Design hbridgecontroller, start of the top module:
module hbridgecontroller(
input PCLK, 				 
input PRESERN, 				 
input PSEL, 				 
input PENABLE, 				 
output wire PREADY, 		 
output wire PSLVERR,		 
input PWRITE,				 
input [31:0] PADDR,			 
input wire [31:0] PWDATA,	 
output reg [31:0] PRDATA,	 
output reg motor1_pwm,
output reg motor2_pwm,
output reg [1:0] motor1_ctrl,
output reg [1:0] motor2_ctrl
); 
assign PSLVERR = 0;
assign PREADY = 1;
wire write_enable = (PENABLE && PWRITE && PSEL);
wire read_enable = (!PWRITE && PSEL); 
wire M1CTRL_WRITE = write_enable && (PADDR[15:0] == 16'h0000);
wire M1CTRL_READ = read_enable && (PADDR[15:0] == 16'h0000);
wire M2CTRL_WRITE = write_enable && (PADDR[15:0] == 16'h0004);
wire M2CTRL_READ = read_enable && (PADDR[15:0] == 16'h0004);
wire M1SPEED_WRITE = write_enable && (PADDR[15:0] == 16'h0008);
wire M1SPEED_READ = read_enable && (PADDR[15:0] == 16'h0008);
wire M2SPEED_WRITE = write_enable && (PADDR[15:0] == 16'h000c);
wire M2SPEED_READ = read_enable && (PADDR[15:0] == 16'h000c);
reg [31:0] counter;
parameter PWM_PERIOD = 200000;   
reg [31:0] M1_duty, M2_duty;
reg [31:0] M1_duty_v, M2_duty_v;
always @(posedge PCLK)
begin
    if (!PRESERN) counter = 0;
    else if (counter >= PWM_PERIOD) counter = 0;
    else counter = counter + 1;
    if (counter < M1_duty && M1_duty > (PWM_PERIOD >> 4)) motor1_pwm <= 1;
    else motor1_pwm <= 0;
    if (counter < M2_duty && M2_duty > (PWM_PERIOD >> 4)) motor2_pwm <= 1;
    else motor2_pwm <= 0;
end
always @(posedge PCLK)
begin
    M1_duty_v = M1_duty;
    M2_duty_v = M2_duty;
	if(!PRESERN)
	begin
        M1_duty_v = 0;
        M2_duty_v = 0;
        motor1_ctrl = 2'b10;
        motor2_ctrl = 2'b10;
    end
    if (M1CTRL_WRITE)
    begin
        if (PWDATA != 0) motor1_ctrl = 2'b01;
        else motor1_ctrl = 2'b10;
    end
    else if (M1CTRL_READ)
    begin
        if (motor1_ctrl == 2'b10) PRDATA = 1;
        else PRDATA = 0;
    end
    if (M2CTRL_WRITE)
    begin
        if (PWDATA != 0) motor2_ctrl = 2'b01;
        else motor2_ctrl = 2'b10;
    end
    else if (M2CTRL_READ)
    begin
        if (motor2_ctrl == 2'b10) PRDATA = 1;
        else PRDATA = 0;
    end
    else if (M1SPEED_WRITE) 
    begin
        M1_duty_v = (PWM_PERIOD * PWDATA[15:0]) >> 8;
        if (M1_duty_v > PWM_PERIOD) M1_duty_v = PWM_PERIOD;
    end
    else if (M1SPEED_READ) PRDATA = ( M1_duty_v / PWM_PERIOD );
  ...
For scale: about 110 I/O pins, ~17000 sq um of cells after synthesis.
export LEC_CHECK = 0
export CAP_MARGIN = 20
export CORE_MARGIN = 2
export CORE_UTILIZATION = 40
export CTS_CLUSTER_DIAMETER = 155
export CTS_CLUSTER_SIZE = 100
export SETUP_SLACK_MARGIN = 5.0
export SLEW_MARGIN = 20
create_clock -name core_clock -period 30.0 [get_ports {PCLK}]
run.sh (not shown) runs the stock make flow with config.mk's settings and CLKGATE_MAP_FILE=.
Next try:
CORE_UTILIZATION = 17   (was 40)
CTS_CLUSTER_DIAMETER = default   (was 155)
CTS_CLUSTER_SIZE = 69   (was 100)
SETUP_SLACK_MARGIN = default   (was 5.0)
Result: Routed wire length goes up by about 2.2%. Critical path depth goes down by 1. Cell area goes up by 4.9%. Clock skew stays flat. Via count goes down by about 1.6%. First-iteration DRC count goes up by 1.7%. Combinational power stays flat. Total power hardly moves. Die area goes up by 130%.
Next try:
ABC_AREA = 1   (was default)
CORE_UTILIZATION = 49   (was 17)
CTS_CLUSTER_DIAMETER = 386   (was default)
CTS_CLUSTER_SIZE = 98   (was 69)
PLACE_DENSITY = 0.38   (was default)
The changed run finished clean.
Fmax increases by 20%.
Cell count decreases by 18%.
Synthesized cell count increases by 8.8%.
Cell area decreases by 5.6%.
Next try:
ABC_AREA = default   (was 1)
CORE_UTILIZATION = 30   (was 49)
CTS_CLUSTER_DIAMETER = 400   (was 386)
CTS_CLUSTER_SIZE = 94   (was 98)
PLACE_DENSITY = default   (was 0.38)
What happened: Total power went down by 1.0%. Wire length went up by 27%. Die area went up by 61%. Design area went up by 2.2%. Fmax went down by 15%.
Next try:
ABC_AREA = 1   (was default)
CORE_UTILIZATION = 52   (was 30)
CTS_CLUSTER_DIAMETER = default   (was 400)
CTS_CLUSTER_SIZE = 69   (was 94)
HOLD_SLACK_MARGIN = 0.29   (was default)
PLACE_DENSITY = 0.48   (was default)
SLEW_MARGIN = 35   (was 20)
Effect: Power decreases by 0.58%; first-iteration DRC count fell by 36%; register-to-register slack improves by 3.8 ns; combinational power grows by about 4%; global-route usage grows by 6.4 points; fmax increases by 18%; routed wire length is lower by 22%; via count goes down by 11%; area after synthesis is higher by 0.59%.

---

The RTL this note starts from:
==> flow/design.v <==
module hbridgecontroller(
input PCLK, 				 
input PRESERN, 				 
input PSEL, 				 
input PENABLE, 				 
output wire PREADY, 		 
output wire PSLVERR,		 
input PWRITE,				 
input [31:0] PADDR,			 
input wire [31:0] PWDATA,	 
output reg [31:0] PRDATA,	 
output reg motor1_pwm,
output reg motor2_pwm,
output reg [1:0] motor1_ctrl,
output reg [1:0] motor2_ctrl
); 
assign PSLVERR = 0;
assign PREADY = 1;
wire write_enable = (PENABLE && PWRITE && PSEL);
wire read_enable = (!PWRITE && PSEL); 
wire M1CTRL_WRITE = write_enable && (PADDR[15:0] == 16'h0000);
wire M1CTRL_READ = read_enable && (PADDR[15:0] == 16'h0000);
wire M2CTRL_WRITE = write_enable && (PADDR[15:0] == 16'h0004);
wire M2CTRL_READ = read_enable && (PADDR[15:0] == 16'h0004);
wire M1SPEED_WRITE = write_enable && (PADDR[15:0] == 16'h0008);
wire M1SPEED_READ = read_enable && (PADDR[15:0] == 16'h0008);
wire M2SPEED_WRITE = write_enable && (PADDR[15:0] == 16'h000c);
wire M2SPEED_READ = read_enable && (PADDR[15:0] == 16'h000c);
reg [31:0] counter;
parameter PWM_PERIOD = 200000;   
reg [31:0] M1_duty, M2_duty;
reg [31:0] M1_duty_v, M2_duty_v;
always @(posedge PCLK)
begin
    if (!PRESERN) counter = 0;
    else if (counter >= PWM_PERIOD) counter = 0;
    else counter = counter + 1;
    if (counter < M1_duty && M1_duty > (PWM_PERIOD >> 4)) motor1_pwm <= 1;
    else motor1_pwm <= 0;
    if (counter < M2_duty && M2_duty > (PWM_PERIOD >> 4)) motor2_pwm <= 1;
    else motor2_pwm <= 0;
end
always @(posedge PCLK)
begin
    M1_duty_v = M1_duty;
    M2_duty_v = M2_duty;
	if(!PRESERN)
	begin
        M1_duty_v = 0;
        M2_duty_v = 0;
        motor1_ctrl = 2'b10;
        motor2_ctrl = 2'b10;
    end
    if (M1CTRL_WRITE)
    begin
        if (PWDATA != 0) motor1_ctrl = 2'b01;
        else motor1_ctrl = 2'b10;
    end
    else if (M1CTRL_READ)
    begin
        if (motor1_ctrl == 2'b10) PRDATA = 1;
        else PRDATA = 0;
    end
    if (M2CTRL_WRITE)
    begin
        if (PWDATA != 0) motor2_ctrl = 2'b01;
        else motor2_ctrl = 2'b10;
    end
    else if (M2CTRL_READ)
    begin
        if (motor2_ctrl == 2'b10) PRDATA = 1;
        else PRDATA = 0;
    end
    else if (M1SPEED_WRITE) 
    begin
        M1_duty_v = (PWM_PERIOD * PWDATA[15:0]) >> 8;
        if (M1_duty_v > PWM_PERIOD) M1_duty_v = PWM_PERIOD;
    end
    else if (M1SPEED_READ) PRDATA = ( M1_duty_v / PWM_PERIOD );
    else if (M2SPEED_WRITE) 
    begin
        M2_duty_v = (PWM_PERIOD * PWDATA[15:0]) >> 8;
        if (M2_duty_v > PWM_PERIOD) M2_duty_v = PWM_PERIOD;
    end
    else if (M2SPEED_READ) PRDATA = ( M2_duty_v / PWM_PERIOD );
    M1_duty <= M1_duty_v;
    M2_duty <= M2_duty_v;
end
endmodule
make LEC_CHECK=0 CAP_MARGIN=20 CORE_MARGIN=2 CORE_UTILIZATION=35 CTS_CLUSTER_DIAMETER=386 CTS_CLUSTER_SIZE=47 PLACE_DENSITY_LB_ADDON=0.23 SLEW_MARGIN=20 finish   # period 30.0 ns
Rerun with:
Settings changed: CELL_PAD_IN_SITES_GLOBAL_PLACEMENT set to 3, CORE_UTILIZATION 35 to 40, CTS_CLUSTER_DIAMETER 386 to 154, CTS_CLUSTER_SIZE 47 to 96, PLACE_DENSITY_LB_ADDON 0.23 to unset.
After rerunning:
- combinational power went up by about 2%
- via count went down by about 0.7%
- cell area went down by about 0.6%
- setup slack gains 52 ps
- clock skew stays flat
- non-clock buffer count went up by 3
- global-route usage went up by 3.8 points
Rerun with:
Settings changed: CELL_PAD_IN_SITES_DETAIL_PLACEMENT set to 2, CELL_PAD_IN_SITES_GLOBAL_PLACEMENT 3 to unset, CTS_CLUSTER_DIAMETER 154 to unset, CTS_CLUSTER_SIZE 96 to unset, HOLD_SLACK_MARGIN set to 0.23.
Outcome: Worst setup slack got worse by 2800 ps. Maximum frequency fell by 10%. Worst hold slack gets better by 32 ps.
Rerun with:
Settings changed: ABC_AREA set to 1, CELL_PAD_IN_SITES_DETAIL_PLACEMENT 2 to unset, CORE_UTILIZATION 40 to 55, CTS_CLUSTER_DIAMETER set to 386, CTS_CLUSTER_SIZE set to 100, HOLD_SLACK_MARGIN 0.23 to unset, PLACE_DENSITY_LB_ADDON set to 0.23.
The changed run completed without violations.
Non-clock buffer count fell by 9.
Cell area fell by 1.4%.
Power fell by 9.9%.
Worst setup slack improved by 6500 ps.
Global-route usage fell by 17 points.
Wire length fell by 58%.
Rerun with:
Settings changed: ABC_AREA 1 to unset, CORE_UTILIZATION 55 to 68, CTS_CLUSTER_DIAMETER 386 to 398, CTS_CLUSTER_SIZE 100 to 93, PLACE_DENSITY_LB_ADDON 0.23 to unset.
After rerunning: Design area is about the same; area after synthesis went down by 0.59%; fmax goes down by 15%; die size falls by 19%; first-iteration DRC count came out higher to 2.6 times its value; wire length grows by 30%; setup slack is worse by 3700 ps; critical path depth decreases by 57; sequential power hardly moves; clock skew climbs by 14 ps.
Rerun with:
Settings changed: CORE_ASPECT_RATIO set to 1.59, CORE_UTILIZATION 68 to 40, CTS_CLUSTER_DIAMETER 398 to unset, CTS_CLUSTER_SIZE 93 to unset, SLEW_MARGIN 20 to 30.
The new run passed the timing, design-rule and antenna checks.
Die area came out higher by well over a third.
Total power went down by a few percent.
Fmax goes up slightly.
Sequential share of layout area shrinks by 0.21 points.
Core utilization goes down by 31 points.
Wire length went up by a few percent.
Setup slack improved by 150 ps.
Power figures rest on the tool's default switching activity, not on a simulated workload.
